== run A ==
// buck_converter_top
module buck_converter_top #(
    parameter CLK_FREQ = 100_000_000,
    parameter PWM_FREQ = 100_000,
    parameter V_REF = 12'd2048,
    parameter KP = 16'd100,
    parameter KI = 16'd10,
    parameter KD = 16'd5
)(
    input wire clk,
    input wire rst_n,
    input wire [11:0] adc_data,
    input wire adc_valid,
    output wire pwm_out,
    output wire [11:0] voltage_monitor,
    output wire [9:0] duty_cycle_monitor
);
    wire [11:0] voltage_fb;
    wire adc_ready;
    wire [9:0] duty_cycle;
    wire pid_valid;
    adc_interface adc_if (
        .clk(clk),
        .rst_n(rst_n),
        .adc_data(adc_data),
        .adc_valid(adc_valid),
        .voltage_fb(voltage_fb),
        .data_ready(adc_ready)
    );
    pid_controller #(
        .DATA_WIDTH(12),
        .KP(KP),
        .KI(KI),
        .KD(KD),
        .SETPOINT(V_REF)
    ) pid_ctrl (
        .clk(clk),
        .rst_n(rst_n),
        .feedback(voltage_fb),
        .fb_valid(adc_ready),
        .control_out(duty_cycle),
        .out_valid(pid_valid)
    );
    pwm_generator #(
        .CLK_FREQ(CLK_FREQ),
        .PWM_FREQ(PWM_FREQ),
        .PWM_RESOLUTION(10)
    ) pwm_gen (
        .clk(clk),
        .rst_n(rst_n),
        .duty_cycle(duty_cycle),
        .pwm_out(pwm_out)
    );
    assign voltage_monitor = voltage_fb;
    assign duty_cycle_monitor = duty_cycle;
endmodule
make LEC_CHECK=0 CAP_MARGIN=20 CORE_MARGIN=2 CORE_UTILIZATION=39 SLEW_MARGIN=20 finish   # period 4.89 ns
run.sh (not shown) runs the stock make flow with config.mk's settings and CLKGATE_MAP_FILE=.
Run A: full flow OK, the timing, DRC and antenna checks passed
#### Input delta (run B over run A)
- CORE_UTILIZATION now 65, was 39
- the clock period (ns, I/O delays scaled along) now 4.65, was 4.89
Diff run A -> run B: number of rows created at floorplan went down by 23%, actual transition at the worst max-transition pin climbed 0.097 ns, end-of-flow core utilization now larger, filler cell count in the final layout dropped about 54%, post-layout minimum cycle time shows a reduction of 0.16 ns.
Summary — clock buffer instance count of the final layout, run B relative to run A: lower, by 4.
Between run B and run A, post-synthesis to final-layout area growth is higher for run A, run B comes in under that.
For run C, these inputs were changed with respect to run B:
- an added CTS_CLUSTER_DIAMETER of 33
- a change of CORE_UTILIZATION from 65 to 69
- a change of the clock period (ns, I/O delays scaled along) from 4.65 to 4.02
==> results <==
- Finished, but not clean: run C, with negative setup slack.
- Per the comparison of run C with run B, first-iteration DRC count has increased.
- When run C is measured against run B, its buffer count from post-CTS setup fixing turns out 12 higher.
- A source of the critical timing path of pid_ctrl.integral[0]$_DFFE_PN0P_ is what run B shows, while pwm_gen.duty_reg[2]$_DFFE_PN0N_ belongs to run C.
- Register area of run B is on par with run C.
- The faster design of the two is run C; run B tops out lower.
- Per the comparison of run C with run B, final area higher, met2 capacity usage during global routing shows an increase of 5.4 points, routed wire length has increased, synthesized area held steady.
- Comparing run B against run C, there is no change at all in area figure in the yosys stat output.

* * *

## P
Starting RTL as in the previous note.
Settings: LEC_CHECK=0, CAP_MARGIN=20, CORE_MARGIN=2, CORE_UTILIZATION=68, CTS_CLUSTER_DIAMETER=33, SLEW_MARGIN=20; clock period 4.02 ns.
No crash in P: every stage finished, but the layout fails its final checks due to setup timing.
Inputs modified between P and Q:
Settings: swapping 68 for 60 in CORE_UTILIZATION; clearing CTS_CLUSTER_DIAMETER, which used to be 33; swapping 4.02 for 3.29 in the clock period (ns, I/O delays scaled along).
### Flow results
Not one of P and Q finished clean.
| Q | all stages done | FAIL | setup timing |
Nothing crashed in P and all stages finished; the problem is that the final layout failed, the offending checks being setup timing.
Q vs P, worst hold slack went down by 240 ps.
Startpoint of the most critical setup path = pwm_gen.duty_reg[4]: P; startpoint of the most critical setup path = pwm_gen.duty_reg[2]: Q
In Q the number of detailed-routing iterations run before antenna repair turned out 2 higher than in P.
Going from P to Q, delay of the slowest cell on the worst path shrinks by 50 ps.
Lower data required time of the worst path was reported by Q, not P.
On Q: utilization after layout is 2.1 points lower than what P gave.
Changes observed in Q relative to P: total wire length climbed about 9%; setup total negative slack went down 31950 ps.
Relative to Q, the following input files were edited for R:
Settings: CORE_UTILIZATION changed from 60 to 72; ABC_AREA newly set to 1; the clock period (ns, I/O delays scaled along) changed from 3.29 to 2.93.
[summary]
For R, the flow was terminated by a tool error in global routing and produced no final design.
Area share of and-or/or-and cells after synthesis in R vs Q: down 5.2 points
Row parity-gate share of the synthesized area counting xor and xnor cells: R lower / Q higher
Measured against each other, Q and R differ in register share after synthesis, the higher figure coming from Q.
Adder and majority gate portion of the synthesized area is lower on R
Compared R vs Q, and synthesized cell count is up in R.
Taking Q over R, the width of the die ratio works out to 1.06.
R vs Q: area of the chip down by more than 10%
Cell row count down 5.1% in R wrt Q
Measured against R, the number of distinct library cells after synthesis of Q comes out at 1.7 times the reference value.

* * *

## try-fjord
buck_converter_top again, from the RTL that the note above started with.
clock: 2.94 ns
lec_check: 0
abc_area: 1
cap_margin: 20
cell_pad_in_sites_detail_placement: 0
cell_pad_in_sites_global_placement: 0
core_margin: 10
core_utilization: 61
cts_cluster_diameter: 218
cts_cluster_size: 98
gpl_routability_driven: 0
gpl_timing_driven: 0
max_routing_layer: met5
place_density: 0.42
setup_slack_margin: -0.29
slew_margin: 25
tns_end_percent: 35
In try-fjord the implementation completed, yet the final layout does not meet the checks, the culprit being setup timing.
The following lists how try-lagoon was set up differently from try-fjord:
Settings: setting PLACE_DENSITY_LB_ADDON to 0.2 for the first time; changing GPL_ROUTABILITY_DRIVEN from 0 to 1; removing PLACE_DENSITY (formerly 0.42); changing CORE_UTILIZATION from 61 to 57; changing SETUP_SLACK_MARGIN from -0.29 to 0.25; changing CTS_CLUSTER_DIAMETER from 218 to 214; removing ABC_AREA (formerly 1).
==> results <==
Of the two values seen for capturing instance or port of the critical path, pwm_gen.compare_val[4] was produced by try-fjord and pwm_gen.compare_val[9] by try-lagoon.
Between try-lagoon and try-fjord, it is try-lagoon whose pin count of the biggest net entering global routing is lower, by 15.
try-lagoon vs try-fjord, worst hold slack after final layout went down by 0.43 ns.
Not one of try-lagoon and try-fjord finished clean.
The layout from try-fjord, despite a flow that completed every stage, fails the layout checks, with the failing checks listed as setup timing.
Layout checks on try-lagoon: not met. Flow itself completed; violations: setup timing.
Shortest period the worst path allows delta (try-lagoon − try-fjord): unfavourable
Footprint of the flip-flops and latches essentially unchanged between try-lagoon and try-fjord.
Area: try-lagoon vs try-fjord -> try-lagoon smaller
Setup changes, try-lagoon to try-delta
Settings: SETUP_SLACK_MARGIN now 0.23, was 0.25; CORE_UTILIZATION now 40, was 57; CTS_CLUSTER_DIAMETER now 218, was 214; ABC_AREA now 1, previously not set.
==> comparison <==
Taking try-delta over try-lagoon, the synthesized cell count ratio works out to 1.4.
In try-delta, non-clock buffer count in the final layout is lower than in try-lagoon.
Going from try-lagoon to try-delta, setup slack moved up, global-route wire length before repair moved up, remaining design rule violation count level, area occupied by multi-input gates moved up.
try-delta finished all stages; layout check result: FAIL, due to setup timing.

* * *

The RTL this note starts from:
==> flow/design.v <==
module adc_interface (
    input wire clk,
    input wire rst_n,
    input wire [11:0] adc_data,
    input wire adc_valid,
    output reg [11:0] voltage_fb,
    output reg data_ready
);
    always @(posedge clk or negedge rst_n) begin
        if (!rst_n) begin
            voltage_fb <= 12'd0;
            data_ready <= 1'b0;
        end else begin
            if (adc_valid) begin
                voltage_fb <= adc_data;
                data_ready <= 1'b1;
            end else begin
                data_ready <= 1'b0;
            end
        end
    end
endmodule
module pid_controller #(
    parameter DATA_WIDTH = 12,
    parameter KP = 16'd100,
    parameter KI = 16'd10,
    parameter KD = 16'd5,
    parameter SETPOINT = 12'd2048
)(
    input wire clk,
    input wire rst_n,
    input wire [DATA_WIDTH-1:0] feedback,
    input wire fb_valid,
    output reg [9:0] control_out,
    output reg out_valid
);
    reg signed [DATA_WIDTH:0] error;
    reg signed [DATA_WIDTH:0] prev_error;
    reg signed [31:0] integral;
    reg signed [DATA_WIDTH:0] derivative;
    reg signed [31:0] p_term, i_term, d_term;
    reg signed [31:0] pid_sum;
    always @(posedge clk or negedge rst_n) begin
        if (!rst_n) begin
            error <= 0;
            prev_error <= 0;
            integral <= 0;
            derivative <= 0;
            p_term <= 0;
            i_term <= 0;
            d_term <= 0;
            pid_sum <= 0;
            control_out <= 10'd512;
            out_valid <= 1'b0;
        end else if (fb_valid) begin
            error <= SETPOINT - feedback;
            prev_error <= error;
            if (integral + error > 32'sd100000)
                integral <= 32'sd100000;
            else if (integral + error < -32'sd100000)
                integral <= -32'sd100000;
            else
                integral <= integral + error;
            derivative <= error - prev_error;
            p_term <= ($signed({16'd0, KP}) * error) >>> 8;
            i_term <= ($signed({16'd0, KI}) * integral) >>> 16;
            d_term <= ($signed({16'd0, KD}) * derivative) >>> 8;
            pid_sum <= p_term + i_term + d_term + 32'sd512;
            if (pid_sum > 32'sd1023)
                control_out <= 10'd1023;
            else if (pid_sum < 32'sd0)
                control_out <= 10'd0;
            else
                control_out <= pid_sum[9:0];
            out_valid <= 1'b1;
        end else begin
            out_valid <= 1'b0;
        end
    end
endmodule
module pwm_generator #(
    parameter CLK_FREQ = 100_000_000,
    parameter PWM_FREQ = 100_000,
    parameter PWM_RESOLUTION = 10
)(
    input wire clk,
    input wire rst_n,
    input wire [PWM_RESOLUTION-1:0] duty_cycle,
    output reg pwm_out
);
    localparam COUNTER_MAX = CLK_FREQ / PWM_FREQ;
    reg [$clog2(COUNTER_MAX)-1:0] counter;
    reg [PWM_RESOLUTION-1:0] duty_reg;
    reg [PWM_RESOLUTION-1:0] compare_val;
    always @(posedge clk or negedge rst_n) begin
        if (!rst_n) begin
            counter <= 0;
            duty_reg <= 0;
            compare_val <= 0;
            pwm_out <= 1'b0;
        end else begin
            if (counter < COUNTER_MAX - 1) begin
                counter <= counter + 1;
            end else begin
                counter <= 0;
                duty_reg <= duty_cycle;
            end
            compare_val <= (duty_reg * COUNTER_MAX) >> PWM_RESOLUTION;
            pwm_out <= (counter < compare_val) ? 1'b1 : 1'b0;
        end
    end
endmodule
module buck_converter_top #(
    parameter CLK_FREQ = 100_000_000,
    parameter PWM_FREQ = 100_000,
    parameter V_REF = 12'd2048,
    parameter KP = 16'd100,
    parameter KI = 16'd10,
    parameter KD = 16'd5
)(
    input wire clk,
    input wire rst_n,
    input wire [11:0] adc_data,
    input wire adc_valid,
    output wire pwm_out,
    output wire [11:0] voltage_monitor,
    output wire [9:0] duty_cycle_monitor
);
    wire [11:0] voltage_fb;
    wire adc_ready;
    wire [9:0] duty_cycle;
    wire pid_valid;
    adc_interface adc_if (
        .clk(clk),
        .rst_n(rst_n),
        .adc_data(adc_data),
        .adc_valid(adc_valid),
        .voltage_fb(voltage_fb),
        .data_ready(adc_ready)
    );
    pid_controller #(
        .DATA_WIDTH(12),
        .KP(KP),
        .KI(KI),
        .KD(KD),
        .SETPOINT(V_REF)
    ) pid_ctrl (
        .clk(clk),
        .rst_n(rst_n),
        .feedback(voltage_fb),
        .fb_valid(adc_ready),
        .control_out(duty_cycle),
        .out_valid(pid_valid)
    );
    pwm_generator #(
        .CLK_FREQ(CLK_FREQ),
        .PWM_FREQ(PWM_FREQ),
        .PWM_RESOLUTION(10)
    ) pwm_gen (
        .clk(clk),
        .rst_n(rst_n),
        .duty_cycle(duty_cycle),
        .pwm_out(pwm_out)
    );
    assign voltage_monitor = voltage_fb;
    assign duty_cycle_monitor = duty_cycle;
endmodule
Settings: LEC_CHECK=0, CAP_MARGIN=10, CELL_PAD_IN_SITES_DETAIL_PLACEMENT=2, CELL_PAD_IN_SITES_GLOBAL_PLACEMENT=0, CORE_MARGIN=10, CORE_UTILIZATION=33, CTS_CLUSTER_DIAMETER=56, CTS_CLUSTER_SIZE=89, GPL_ROUTABILITY_DRIVEN=1, GPL_TIMING_DRIVEN=0, MAX_ROUTING_LAYER=met5, SETUP_SLACK_MARGIN=0.25, SLEW_MARGIN=40, TNS_END_PERCENT=80; clock period 8.13 ns.
The baseline went through all stages and came out clean.
Rerun with:
--- a/flow/config.mk
+++ b/flow/config.mk
@@ -8,2 +8,2 @@
-export CAP_MARGIN = 10
-export CELL_PAD_IN_SITES_DETAIL_PLACEMENT = 2
+export CAP_MARGIN = 20
+export CELL_PAD_IN_SITES_DETAIL_PLACEMENT = 0
@@ -11,2 +11,2 @@
-export CORE_MARGIN = 10
-export CORE_UTILIZATION = 33
+export CORE_MARGIN = 3
+export CORE_UTILIZATION = 52
@@ -14 +13,0 @@
-export CTS_CLUSTER_SIZE = 89
@@ -16 +15 @@
-export GPL_TIMING_DRIVEN = 0
+export GPL_TIMING_DRIVEN = 1
@@ -17,0 +17 @@
+export PLACE_DENSITY = 0.51
@@ -19,2 +19 @@
-export SLEW_MARGIN = 40
-export TNS_END_PERCENT = 80
+export SLEW_MARGIN = 25
==> flow/constraint.sdc (replaced) <==
create_clock -name core_clock -period 2.94 [get_ports {clk}]
set_input_delay 0.5880 -clock core_clock [delete_from_list [all_inputs] [get_ports {clk}]]
set_output_delay 0.5880 -clock core_clock [all_outputs]
set_load 0.01 [all_outputs]
Effect: The changed run completed and failed the layout checks on negative setup slack. Register-to-register slack gets worse by 3700 ps. Worst hold slack gets worse by 380 ps. Clock-buffer cell count came out lower by 2. Global-route usage came out higher by 2.7 points.
Rerun with:
--- a/flow/config.mk
+++ b/flow/config.mk
@@ -11,2 +11,2 @@
-export CORE_MARGIN = 3
-export CORE_UTILIZATION = 52
+export CORE_MARGIN = 10
+export CORE_UTILIZATION = 36
@@ -15 +15 @@
-export GPL_TIMING_DRIVEN = 1
+export GPL_TIMING_DRIVEN = 0
@@ -17 +17 @@
-export PLACE_DENSITY = 0.51
+export PLACE_DENSITY_LB_ADDON = 0.2
@@ -19,0 +20 @@
+export TNS_END_PERCENT = 35
The changed run ran to the end with violations: negative setup slack. Setup slack gets worse by 20 ps. Maximum frequency is lower by 0.47%. Area after synthesis does not change.

* * *

Setup of wip/onyx:
// buck_converter_top: RTL as listed in full above, without the edits since
make LEC_CHECK=0 ABC_AREA=1 CAP_MARGIN=20 CORE_MARGIN=2 CORE_UTILIZATION=70 CTS_CLUSTER_DIAMETER=47 PLACE_DENSITY=0.77 SLEW_MARGIN=20 finish   # period 3.54 ns
| wip/onyx | all stages done | FAIL | setup timing |
Setup changes, wip/onyx to wip/fjord
Settings: a change of CORE_UTILIZATION from 70 to 40; a deleted PLACE_DENSITY that had been 0.77; a deleted ABC_AREA that had been 1; a deleted CTS_CLUSTER_DIAMETER that had been 47; a change of the clock period (ns, I/O delays scaled along) from 3.54 to 4.89.
## What came out
- wip/fjord finished all stages; the layout is clean.
- What wip/onyx reported for number of filler instances in the final layout has to be multiplied by 2.5 to get the figure for wip/fjord.
- In terms of combined flip-flop and latch cell area, wip/onyx and wip/fjord differ only marginally.
- The final area of wip/fjord falls short of that of wip/onyx by about 10%.
- Higher routed wire length was reported by wip/onyx, not wip/fjord.
- Cmp wip/fjord vs wip/onyx: combinational cell area excluding buffers and inverters lower in wip/fjord
- Post-route minimum period (lower): wip/onyx
- The first-iteration DRC count in wip/fjord is 0.30 times that in wip/onyx.
- Compared with wip/onyx, in wip/fjord area growth from synthesis to final layout now smaller, global placement routability congestion decreased by 0.12 relative to the old numbers.
Edits applied to the flow inputs when going from wip/fjord to wip/nickel:
Settings: setting CTS_CLUSTER_DIAMETER to 367 for the first time; setting CTS_CLUSTER_SIZE to 98 for the first time; setting TNS_END_PERCENT to 15 for the first time; changing the clock period (ns, I/O delays scaled along) from 4.89 to 10.0.
==> comparison <==
Count of cell instances traversed by the critical path down 2 in wip/nickel wrt wip/fjord
Taking wip/fjord as the reference point, the maximum frequency from static timing analysis of wip/nickel falls by about 4.3%.
Against wip/fjord, wip/nickel comes in 1 higher on number of instances on the worst hold path.
Summary of wip/nickel over wip/fjord: via count shows a reduction of 102, sum of routed wire length over all layers decreased by 1.3% relative to the old numbers.
Relative to wip/nickel, the following input files were edited for wip/lagoon:
Settings: clearing CTS_CLUSTER_DIAMETER, which used to be 367; swapping 20 for 5 in CAP_MARGIN; swapping 20 for 15 in SLEW_MARGIN; putting CELL_PAD_IN_SITES_GLOBAL_PLACEMENT at 3 where nothing was set; putting ABC_AREA at 0 where nothing was set; clearing TNS_END_PERCENT, which used to be 15; clearing CTS_CLUSTER_SIZE, which used to be 98.
==> comparison <==
- Looking at the reports, wip/lagoon completed the entire flow and the layout it produced met the timing, DRC and antenna checks.
- The run showing the smaller worst-margin pin slew is wip/nickel.
- Minimum clock period after layout on wip/lagoon is ahead of wip/nickel.
- Min total met2 wirelength after detailed routing across wip/lagoon and wip/nickel: wip/nickel
- wip/lagoon reports its timing endpoint of the critical path as pid_ctrl.integral[5]$_DFFE_PN0P_ while wip/nickel reports pid_ctrl.integral[10]$_DFFE_PN0P_.
- Global-route usage was lower in wip/nickel than in wip/lagoon.
The following lists how wip/willow was set up differently from wip/lagoon:
Settings: MAX_ROUTING_LAYER: unset -> met4; ABC_AREA: 0 -> unset; TNS_END_PERCENT: unset -> 75; CAP_MARGIN: 5 -> 20; SLEW_MARGIN: 15 -> 30; HOLD_SLACK_MARGIN: unset -> -0.05; GPL_ROUTABILITY_DRIVEN: unset -> 0; CELL_PAD_IN_SITES_GLOBAL_PLACEMENT: 3 -> unset.
--- outcome ---
Comparing wip/lagoon with wip/willow, the placed cell count came out essentially unchanged. Taking wip/willow as 1.0, wip/lagoon lands at 1.11 on total half-perimeter wirelength after legalization and detailed placement. When the final numbers for wip/lagoon and wip/willow were put side by side, the share of final layout cell area taken by clock buffers and inverters turned out to be smaller in wip/lagoon. Of wip/lagoon and wip/willow, the higher cell area belongs to wip/willow.
